== xenon ==
==> flow/design.v (excerpt) <==
module top_module (
    clk,
    rst,
    X,
    n,
    start,
    Y,
    valid,
    ready,
    overflow,
    error
);
input clk, rst, start;
input [7:0] X;
input [2:0] n;
output valid, ready, overflow, error;
output [31:0] Y;
wire flush,load,controller_inuse;
assign error = 1'b0;
datapath dp( .clk(clk),
             .rst(rst),
             .flush(flush),
             .load(load),
             .x(X),
             .n(n), 
             .controller_inuse(controller_inuse), 
             .result(Y), 
             .valid(valid), 
             .ready(ready), 
             .ov_flag(overflow)
            );
controller ctrl( .clk(clk), 
                 .rst(rst), 
                 .start(start), 
                 .ready(ready), 
                 .error(error), 
                 .ov_flag(overflow), 
                 .flush(flush), 
                 .load(load), 
                 .controller_inuse(controller_inuse)
                );
endmodule
Settings: LEC_CHECK=0, ABC_AREA=1, CAP_MARGIN=20, CELL_PAD_IN_SITES_DETAIL_PLACEMENT=2, CELL_PAD_IN_SITES_GLOBAL_PLACEMENT=3, CORE_MARGIN=5, CORE_UTILIZATION=59, CTS_CLUSTER_DIAMETER=303, CTS_CLUSTER_SIZE=11, GPL_ROUTABILITY_DRIVEN=0, MAX_ROUTING_LAYER=met5, MIN_ROUTING_LAYER=met2, SLEW_MARGIN=15, TNS_END_PERCENT=30; clock period 8.0 ns.
run.sh (not shown) runs the stock make flow with config.mk's settings and CLKGATE_MAP_FILE=.
xenon is listed as incomplete: the tool reported an error in 3_1_place_gp_skip_io and the run ended there.
Setup changes, xenon to tundra
Settings: GPL_ROUTABILITY_DRIVEN: 0 -> unset; CELL_PAD_IN_SITES_GLOBAL_PLACEMENT: 3 -> unset; SLEW_MARGIN: 15 -> 25; CELL_PAD_IN_SITES_DETAIL_PLACEMENT: 2 -> unset; CTS_CLUSTER_SIZE: 11 -> unset; MIN_ROUTING_LAYER: met2 -> unset; PLACE_DENSITY_LB_ADDON: unset -> 0.07; CORE_MARGIN: 5 -> 2; CORE_UTILIZATION: 59 -> 40; TNS_END_PERCENT: 30 -> unset; CTS_CLUSTER_DIAMETER: 303 -> unset; MAX_ROUTING_LAYER: met5 -> unset; ABC_AREA: 1 -> unset; the clock period (ns, I/O delays scaled along): 8.0 -> 15.0.
Notes after the runs:
- tundra ended with every stage complete and zero timing, DRC or antenna violations.
- Status: xenon FAILED at 3_1_place_gp_skip_io (tool error)
- Changes observed in tundra relative to xenon: die area now sits higher; post-synth area from yosys stat lower; post-synthesis instance area fell 2100 um^2.
- In tundra relative to xenon, mean post-synth cell area had gone up by more than 10%.
- Post-synthesis instance total: xenon and tundra compared, higher one is xenon
- tundra vs. xenon: synthesized-area fraction occupied by adder cells went up by 2.1 points.
Edits applied to the flow inputs when going from tundra to yarrow:
Settings: CORE_UTILIZATION now 29, was 40; PLACE_DENSITY_LB_ADDON no longer set, was 0.07; SLEW_MARGIN now 20, was 25; the clock period (ns, I/O delays scaled along) now 14.5, was 15.0.
### Flow results
- When yarrow is measured against tundra, its register-to-register path setup slack turns out 0.31 ns lower.
- The final layout from yarrow, which completed every stage, passed the timing, design-rule and antenna checks at the end of the flow.
- Against tundra, yarrow reports a non-clock buffer count that is higher.
- Relative to tundra, the register share of the cell area of yarrow is lower by 0.19 points.
- yarrow: row count is 21 higher than what tundra reported.
- yarrow reports a lower combined global-route utilization of all metal layers than tundra does.
> inputs changed (yarrow -> fjord)
Settings: CORE_UTILIZATION: 29 -> 40; the clock period (ns, I/O delays scaled along): 14.5 -> 15.0.
Findings:
- Status | fjord and yarrow | clean
- When fjord is set beside yarrow, its first-iteration DRC count turns out to be 292 larger.
- Delta(via count, fjord - yarrow) < 0
- Area of the chip: fjord better than yarrow
- Looking only at worst max-slew margin expressed relative to the limit, and setting everything else aside, the lower value of fjord and yarrow goes to fjord.
- [compare] base=yarrow new=fjord: count of clock-buffer cells in the layout went down 5, overall track demand over capacity in global routing went up 5.0 points, sequential cell area share went up 0.28 points, wire length of the first global-routing pass went down 5800 um, total CTS buffers went down 2.6%.
- Re non-clock buffer count: fjord and yarrow aren't equal, and the higher value belongs to yarrow.
